==> flow/design.v <==
module ws2812b(
    input logic clk, 
    input logic rst,
    input logic serial_in, 
    input logic transmit, 
    output logic ws2812b_out, 
    output logic shift
);
    localparam IDLE = 1'b0;
    localparam TRANSMITTING = 1'b1;
    localparam T0_CYCLE_COUNT = 4'd5;
    localparam T1_CYCLE_COUNT = 4'd10;
    localparam MAX_CYCLE_COUNT = 4'd15;
    logic state;
    logic [3:0] cycle_count;
    logic bit_being_sent;
    always_ff @(posedge clk) begin
        if (rst) begin
            state <= IDLE;
            cycle_count <= 4'd0;
            bit_being_sent <= 1'b0;
        end
        else begin
        unique case (state)
            IDLE:
                if (transmit == 1'b1) begin
                    state <= TRANSMITTING;
                    cycle_count <= 4'd0;
                    bit_being_sent <= serial_in;
                end
            TRANSMITTING:
                if (transmit == 1'b0) begin
                    state <= IDLE;
                end
                else if (cycle_count == MAX_CYCLE_COUNT - 1) begin
                    cycle_count <= 4'd0;
                    bit_being_sent <= serial_in;
                end
                else begin
                    cycle_count <= cycle_count + 1;
                end
        endcase
        end
    end
    always_comb begin
        if (state == TRANSMITTING)
            if (bit_being_sent == 1'b0)
                ws2812b_out = (cycle_count < T0_CYCLE_COUNT);
            else
                ws2812b_out = (cycle_count < T1_CYCLE_COUNT);
        else
            ws2812b_out = 1'b0;
    end
    assign shift = (state == TRANSMITTING) && (cycle_count == 4'd0);
endmodule
module controller (
    input logic clk, 
    input logic rst,
    output logic load_sreg, 
    output logic transmit_pixel, 
    output logic [5:0] pixel, 
    output logic [4:0] frame
);
    localparam TRANSMIT_FRAME       = 1'b0;
    localparam IDLE                 = 1'b1;
    localparam [2:0] READ_CH_VALS   = 3'b001;
    localparam [2:0] LOAD_SREG      = 3'b010;
    localparam [2:0] TRANSMIT_PIXEL = 3'b100;
    localparam [8:0] TRANSMIT_CYCLES    = 9'd360;        
    localparam [19:0] IDLE_CYCLES       = 20'd2000;      
    logic state;
    logic next_state;
    logic [2:0] transmit_phase;
    logic [2:0] next_transmit_phase;
    logic [5:0] pixel_counter;
    logic [4:0] frame_counter;
    logic [8:0] transmit_counter;
    logic [19:0] idle_counter;
    logic transmit_pixel_done;
    logic idle_done;
    assign transmit_pixel_done = (transmit_counter == TRANSMIT_CYCLES - 1);
    assign idle_done = (idle_counter == IDLE_CYCLES - 1);
    always_ff @(posedge clk) begin
        if (rst) begin
            state <= TRANSMIT_FRAME;
            transmit_phase <= READ_CH_VALS;
        end
        else begin
            state <= next_state;
            transmit_phase <= next_transmit_phase;
        end
    end
    always_comb begin
        next_state = 1'bx;
        unique case (state)
            TRANSMIT_FRAME:
                if ((pixel_counter == 6'd63) && (transmit_pixel_done))
                    next_state = IDLE;
                else
                    next_state = TRANSMIT_FRAME;
            IDLE:
                if (idle_done)
                    next_state = TRANSMIT_FRAME;
                else
                    next_state = IDLE;
        endcase
    end
    always_comb begin
        next_transmit_phase = READ_CH_VALS;
        if (state == TRANSMIT_FRAME) begin
            case (transmit_phase)
                READ_CH_VALS:
                    next_transmit_phase = LOAD_SREG;
                LOAD_SREG:
                    next_transmit_phase = TRANSMIT_PIXEL;
                TRANSMIT_PIXEL:
                    next_transmit_phase = transmit_pixel_done ? READ_CH_VALS : TRANSMIT_PIXEL;
            endcase
        end
    end
    always_ff @(posedge clk) begin
        if (rst) begin
            pixel_counter <= 6'd0;
        end
        else if ((state == TRANSMIT_FRAME) && transmit_pixel_done) begin
            pixel_counter <= pixel_counter + 1;
        end
    end
    always_ff @(posedge clk) begin
        if (rst) begin
            frame_counter <= 5'd0;
        end
        else if (idle_done) begin
            frame_counter <= frame_counter + 1;
        end
    end
    always_ff @(posedge clk) begin
        if (rst) begin
            transmit_counter <= 9'd0;
        end
        else if (transmit_phase == TRANSMIT_PIXEL) begin
            transmit_counter <= transmit_counter + 1;
        end
        else begin
            transmit_counter <= 9'd0;
        end
    end
    always_ff @(posedge clk) begin
        if (rst) begin
            idle_counter <= 20'd0;
        end
        else if (state == IDLE) begin
            idle_counter <= idle_counter + 1;
        end
        else begin
            idle_counter <= 20'd0;
        end
    end
    assign pixel = pixel_counter;
    assign frame = frame_counter;
    assign load_sreg = (transmit_phase == LOAD_SREG);
    assign transmit_pixel = (transmit_phase == TRANSMIT_PIXEL);
endmodule
module game_of_life #(
    parameter [63:0] INIT_GRID = 64'hFFFF_FFFF_FFFF_FFFF
)(
    input  logic clk,
    input  logic rst,
    input  logic tick,          
    input  logic load,          
    input  logic load_bit,
    output logic [63:0] grid_out
);
    logic [63:0] grid;
    logic [63:0] next_grid;
    logic [63:0] north, south, east, west;
    logic [63:0] ne, nw, se, sw;
    logic [3:0] neighbors [63:0];
    integer i;
    always_comb begin
        for (i = 0; i < 64; i = i + 1) begin
            north[i] = grid[(((i / 8) + 1) % 8) * 8 + (i % 8)];
            south[i] = grid[(((i / 8) + 7) % 8) * 8 + (i % 8)];
            east[i]  = grid[(i / 8) * 8 + ((i % 8) + 1) % 8];
            west[i]  = grid[(i / 8) * 8 + ((i % 8) + 7) % 8];
            ne[i]    = grid[(((i / 8) + 1) % 8) * 8 + ((i % 8) + 1) % 8];
            nw[i]    = grid[(((i / 8) + 1) % 8) * 8 + ((i % 8) + 7) % 8];
            se[i]    = grid[(((i / 8) + 7) % 8) * 8 + ((i % 8) + 1) % 8];
            sw[i]    = grid[(((i / 8) + 7) % 8) * 8 + ((i % 8) + 7) % 8];
        end
        for (i = 0; i < 64; i = i + 1) begin
            neighbors[i] = north[i] + south[i] + east[i] + west[i] +
                           ne[i] + nw[i] + se[i] + sw[i];
        end
        for (i = 0; i < 64; i = i + 1) begin
            if (grid[i])
                next_grid[i] = (neighbors[i] == 2 || neighbors[i] == 3);
            else
                next_grid[i] = (neighbors[i] == 3);
        end
    end
    always_ff @(posedge clk) begin
        if (rst)
            grid <= INIT_GRID;
        else if (load)
            grid <= {load_bit, grid[63:1]};
        else if (tick)
            grid <= next_grid;
    end
    assign grid_out = grid;
endmodule
module top (
    input  logic clk,
    input  logic rst,
    input  logic load,
    input  logic [2:0] load_rgb,
    output logic _48b
);
    logic [5:0] pixel;
    logic load_sreg, transmit_pixel, shift;
    logic ws_out;
    logic [7:0] red_data, green_data, blue_data;
    logic [23:0] shift_reg;
    logic [23:0] div_counter;
    logic tick;
    always_ff @(posedge clk) begin
        if (rst) begin
            div_counter <= 0;
            tick <= 1'b0;
        end else if (div_counter == 24'd29_999) begin  
            div_counter <= 0;
            tick <= 1'b1;
        end else begin
            div_counter <= div_counter + 1;
            tick <= 1'b0;
        end
    end
    logic [63:0] red_grid, green_grid, blue_grid;
    localparam [63:0] RED_INIT   = 64'b11100000_00000000_00000000_00000000_00000000_00000000_00000000_00000000;  
    localparam [63:0] GREEN_INIT = 64'b00000000_00011100_00000000_00000000_00000000_00000000_00000000_00000000;  
    localparam [63:0] BLUE_INIT  = 64'b00000000_00000000_00000111_00000000_00000000_00000000_00000000_00000000;  
    game_of_life #(.INIT_GRID(RED_INIT))   u_red_gol   (.clk(clk), .rst(rst), .tick(tick), .load(load), .load_bit(load_rgb[2]), .grid_out(red_grid));
    game_of_life #(.INIT_GRID(GREEN_INIT)) u_green_gol (.clk(clk), .rst(rst), .tick(tick), .load(load), .load_bit(load_rgb[1]), .grid_out(green_grid));
    game_of_life #(.INIT_GRID(BLUE_INIT))  u_blue_gol  (.clk(clk), .rst(rst), .tick(tick), .load(load), .load_bit(load_rgb[0]), .grid_out(blue_grid));
    always_comb begin
        red_data   = {8{red_grid[pixel]}};
        green_data = {8{green_grid[pixel]}};
        blue_data  = {8{blue_grid[pixel]}};
    end
    controller u_ctrl (
        .clk(clk),
        .rst(rst),
        .load_sreg(load_sreg),
        .transmit_pixel(transmit_pixel),
        .pixel(pixel),
        .frame()
    );
    ws2812b u_ws (
        .clk(clk),
        .rst(rst),
        .serial_in(shift_reg[23]),
        .transmit(transmit_pixel),
        .ws2812b_out(ws_out),
        .shift(shift)
    );
    always_ff @(posedge clk) begin
        if (load_sreg)
            shift_reg <= {green_data, red_data, blue_data};  
        else if (shift)
            shift_reg <= {shift_reg[22:0], 1'b0};
    end
    assign _48b = ws_out;
endmodule
make LEC_CHECK=0 ABC_AREA=1 CAP_MARGIN=5 CELL_PAD_IN_SITES_DETAIL_PLACEMENT=0 CORE_ASPECT_RATIO=0.62 CORE_MARGIN=2 CORE_UTILIZATION=56 CTS_CLUSTER_DIAMETER=79 GPL_ROUTABILITY_DRIVEN=0 GPL_TIMING_DRIVEN=1 HOLD_SLACK_MARGIN=-0.09 MAX_ROUTING_LAYER=met5 PLACE_DENSITY_LB_ADDON=0.11 SETUP_SLACK_MARGIN=0.87 SLEW_MARGIN=20 TNS_END_PERCENT=25 finish   # period 10.0 ns
run.sh (not shown) runs the stock make flow with config.mk's settings and CLKGATE_MAP_FILE=.
The starting point ran to the end with no violations.
==> next run, changes <==
Settings changed: CAP_MARGIN 5 to 20, CELL_PAD_IN_SITES_DETAIL_PLACEMENT 0 to 2, CELL_PAD_IN_SITES_GLOBAL_PLACEMENT from default to 1, CORE_ASPECT_RATIO 0.62 to 0.64, CORE_MARGIN 2 to 6, CORE_UTILIZATION 56 to 49, CTS_CLUSTER_DIAMETER 79 to default, CTS_CLUSTER_SIZE from default to 81, GPL_TIMING_DRIVEN 1 to default, HOLD_SLACK_MARGIN -0.09 to 0.27, MAX_ROUTING_LAYER met5 to default, PLACE_DENSITY_LB_ADDON 0.11 to 0.24, SETUP_SLACK_MARGIN 0.87 to -0.25, TNS_END_PERCENT 25 to default.
What happened: Now the flow never finished: it broke off in detailed placement, error DPL-0033. Synthesized area stays the same. Die size grows by about a fifth. Synthesized cell count stays the same.
==> next run, changes <==
Settings changed: CELL_PAD_IN_SITES_DETAIL_PLACEMENT 2 to default, CELL_PAD_IN_SITES_GLOBAL_PLACEMENT 1 to default, CORE_ASPECT_RATIO 0.64 to default, CORE_MARGIN 6 to 2, CORE_UTILIZATION 49 to 72, CTS_CLUSTER_SIZE 81 to 10, GPL_ROUTABILITY_DRIVEN 0 to default, HOLD_SLACK_MARGIN 0.27 to default, PLACE_DENSITY from default to 0.37, PLACE_DENSITY_LB_ADDON 0.24 to default, TNS_END_PERCENT from default to 5.
Clock period 10.0 ns to 2.41 ns, I/O delays scaled along.
Effect: The changed run finished but fails on negative setup slack. Die area drops by 35%. Synthesized cell count stays the same. Area after synthesis does not change.
==> next run, changes <==
Settings changed: ABC_AREA 1 to default, CORE_UTILIZATION 72 to 70, CTS_CLUSTER_SIZE 10 to default, PLACE_DENSITY 0.37 to default, SETUP_SLACK_MARGIN -0.25 to default, TNS_END_PERCENT 5 to default.
Clock period 2.41 ns to 3.43 ns, I/O delays scaled along.
After rerunning:
- The changed run finished with timing, DRC and antenna clean
- routed wire length drops by a little under a tenth
- core utilization drops by 7.7 points
- register-to-register slack gains 1000 ps
- total power went down by well over a third
- global-route usage goes down by 3.5 points
No activity file was given, so power comes from the tool's default toggle rates.
